==> v36: inputs <==
==> flow/design.v <==
`timescale 1ns / 1ps
module mac #(
	  parameter N = 16
    )(
    input clk,rst,ce,
    input [N-1:0] a,
    input [N-1:0] b,
    input [N-1:0] c,
    output reg [N-1:0] p
    );
always@(posedge clk)
 begin
    if(rst)
    begin
        p<=0;
    end
    else if(ce)
    begin
        p <= (a*b+c);
    end
 end
endmodule
module variable_shift_reg #(parameter width = 8, parameter size = 3) (
input clk,
input ce,
input rst,
input [width-1:0] data_in,
output [width-1:0] data_out
);
reg [width-1:0] sr [size-1:0];
generate
genvar i;
for(i = 0;i < size;i = i + 1)
begin
    always@(posedge clk)
    begin
        if(rst)
        begin
            sr[i] <= 'd0;
        end
        else
        begin
            if(ce)
            begin
                if(i == 'd0)
                begin
                    sr[i] <= data_in;
                end
                else
                begin
                    sr[i] <= sr[i-1];
                end
            end
        end
    end
end
endgenerate
assign data_out = sr[size-1];
endmodule
module convolver #(
parameter n = 9'h010,
parameter k = 9'h003,
parameter s = 1,
parameter N = 16
)(
input clk,
input ce,
input global_rst,
input [N-1:0] activation,
input [(k*k)*16-1:0] weight1,
output[N-1:0] conv_op,
output valid_conv,
output end_conv
);
reg [31:0] count,count2,count3,row_count;
reg en1,en2,en3;
wire [15:0] tmp [k*k+1:0];
wire [15:0] weight [0:k*k-1];
generate
	genvar l;
	for(l=0;l<k*k;l=l+1)
	begin
      assign weight [l][N-1:0] = weight1[N*l +: N];
	end
endgenerate
assign tmp[0] = 32'h0000000;
generate
genvar i;
  for(i = 0;i<k*k;i=i+1)
  begin: MAC
    if((i+1)%k ==0)
    begin
      if(i==k*k-1)
      begin
      mac #(.N(N)) mac(
        .clk(clk),
        .ce(ce),
        .rst(global_rst),
        .a(activation),
        .b(weight[i]),
        .c(tmp[i]),
        .p(conv_op)
        );
      end
      else
      begin
      wire [N-1:0] tmp2;
      mac #(.N(N)) mac(
        .clk(clk),
        .ce(ce),
        .rst(global_rst),
        .a(activation),
        .b(weight[i]),
        .c(tmp[i]),
        .p(tmp2)
        );
      variable_shift_reg #(.width(N),.size(n-k)) SR (
          .clk(clk),
          .ce(ce),
          .rst(global_rst),
          .data_in(tmp2),
          .data_out(tmp[i+1])
          );
      end
    end
    else
    begin
   mac #(.N(N)) mac2(
      .clk(clk),
      .ce(ce),
      .rst(global_rst),
      .a(activation),
      .b(weight[i]),
      .c(tmp[i]),
      .p(tmp[i+1])
      );
    end
  end
endgenerate
always@(posedge clk)
begin
  if(global_rst)
  begin
    count <=0;
    count2<=0;
    count3<=0;
    row_count <= 0;
    en1<=0;
    en2<=1;
    en3<=0;
  end
  else if(ce)
  begin
    if(count == (k-1)*n+k-1)
    begin
      en1 <= 1'b1;
      count <= count+1'b1;
    end
    else
    begin
      count<= count+1'b1;
    end
  if(en1 && en2)
  begin
    if(count2 == n-k)
    begin
      count2 <= 0;
      en2 <= 0 ;
      row_count <= row_count + 1'b1;
    end
    else
    begin
      count2 <= count2 + 1'b1;
    end
  end
  if(~en2)
  begin
  if(count3 == k-2)
  begin
    count3<=0;
    en2 <= 1'b1;
  end
  else
    count3 <= count3 + 1'b1;
  end
  if((((count2 + 1) % s == 0) && (row_count % s == 0))||(count3 == k-2)&&(row_count % s == 0)||(count == (k-1)*n+k-1))
  begin
    en3 <= 1;
  end
  else
    en3 <= 0;
  end
end
	assign end_conv = (count>= n*n+2) ? 1'b1 : 1'b0;
	assign valid_conv = (en1&&en2&&en3);
endmodule
==> flow/run.sh <==
#!/bin/bash
# the make line also repeats each setting of config.mk as NAME=value (left out here)
make -C /OpenROAD-flow-scripts/flow DESIGN_CONFIG=/design/flow/config.mk WORK_HOME=/design/flow/orfs CLKGATE_MAP_FILE= finish
==> flow/config.mk <==
export PLATFORM = sky130hd
export DESIGN_NAME = convolver
export DESIGN_NICKNAME = convolver
export VERILOG_FILES = /design/flow/design.v
export SDC_FILE = /design/flow/constraint.sdc
export NUM_CORES = 4
export LEC_CHECK = 0
export ABC_AREA = 0
export CAP_MARGIN = 40
export CELL_PAD_IN_SITES_DETAIL_PLACEMENT = 0
export CORE_MARGIN = 2
export CORE_UTILIZATION = 72
export CTS_CLUSTER_DIAMETER = 369
export CTS_CLUSTER_SIZE = 20
export GPL_ROUTABILITY_DRIVEN = 1
export MAX_ROUTING_LAYER = met4
export SETUP_SLACK_MARGIN = -0.49
export SLEW_MARGIN = 20
export TNS_END_PERCENT = 45
==> flow/constraint.sdc <==
create_clock -name core_clock -period 4.95 [get_ports {clk}]
set_input_delay 0.9900 -clock core_clock [delete_from_list [all_inputs] [get_ports {clk}]]
set_output_delay 0.9900 -clock core_clock [all_outputs]
set_load 0.01 [all_outputs]
==> inputs of v6, as changes to v36 <==
- ABC_AREA: 0 -> not set
- CAP_MARGIN: 40 -> 35
- CELL_PAD_IN_SITES_DETAIL_PLACEMENT: 0 -> 2
- CORE_MARGIN: 2 -> 4
- CORE_UTILIZATION: 72 -> 40
- CTS_CLUSTER_DIAMETER: 369 -> 268
- CTS_CLUSTER_SIZE: 20 -> not set
- GPL_ROUTABILITY_DRIVEN: 1 -> 0
- PLACE_DENSITY: not set -> 0.61
- SETUP_SLACK_MARGIN: -0.49 -> 1.48
- TNS_END_PERCENT: 45 -> 15
==> flow/constraint.sdc (replaced) <==
create_clock -name core_clock -period 8.5 [get_ports {clk}]
set_input_delay 1.7000 -clock core_clock [delete_from_list [all_inputs] [get_ports {clk}]]
set_output_delay 1.7000 -clock core_clock [all_outputs]
set_load 0.01 [all_outputs]
==> comparison table <==
quantity                                                                                              v6                       v36
Cts bufs inserted                                                                                     79                        38
Die extent in x                                                                                 405.4 µm                  300.2 µm
CTS HTree Levels                                                                                       3                         2
Site Rows                                                                                            145                       108
Max Buffers Root-to-Sink                                                                               3                         3
Post-placement cell count                                                                           9098                      8693
Starting utilization of the core area                                                             40.36%                    72.72%
Clock root cell                                                                                clkbuf_16                 clkbuf_16
Largest area contributor in the netlist                                                             fa_1                      fa_1
Core Footprint                                                                                156600 µm²                 86890 µm²
Top cell type by instance count after synthesis                                                    inv_1                     inv_1
Multiplexer share of the synthesized area                                                         8.428%                    8.428%
Most common flop cell mapped by yosys                                                            dfxtp_1                   dfxtp_1
Dpl ws                                                                                        -0.3538 ns                 -1.677 ns
DP Area                                                                                        67240 µm²                 70540 µm²
Chip Footprint                                                                                164400 µm²                 90140 µm²
Post-CTS Setup Repair Bufs                                                                            30                        13
Yosys warns                                                                                            4                         4
Dpl hpwl                                                                                       237100 µm                 120800 µm
Basic-gate share of the synthesized area counting and, or, nand and nor cells                     15.83%                    15.83%
Number of buffers added on ports                                                                     180                       180
Number of I/O pins                                                                                   181                       181
Resized cells post-CTS                                                                               257                       205
Post-synthesis adder-cell area fraction                                                           35.69%                    35.69%
Top cell area share                                                                               26.36%                    26.36%
Height of the die                                                                               405.4 µm                  300.2 µm
Status                                                                         aborted with a tool error  finished with violations
Stage where the flow stopped                                                              global routing                         -
Reasons for failing layout checks                                                                      -              setup timing
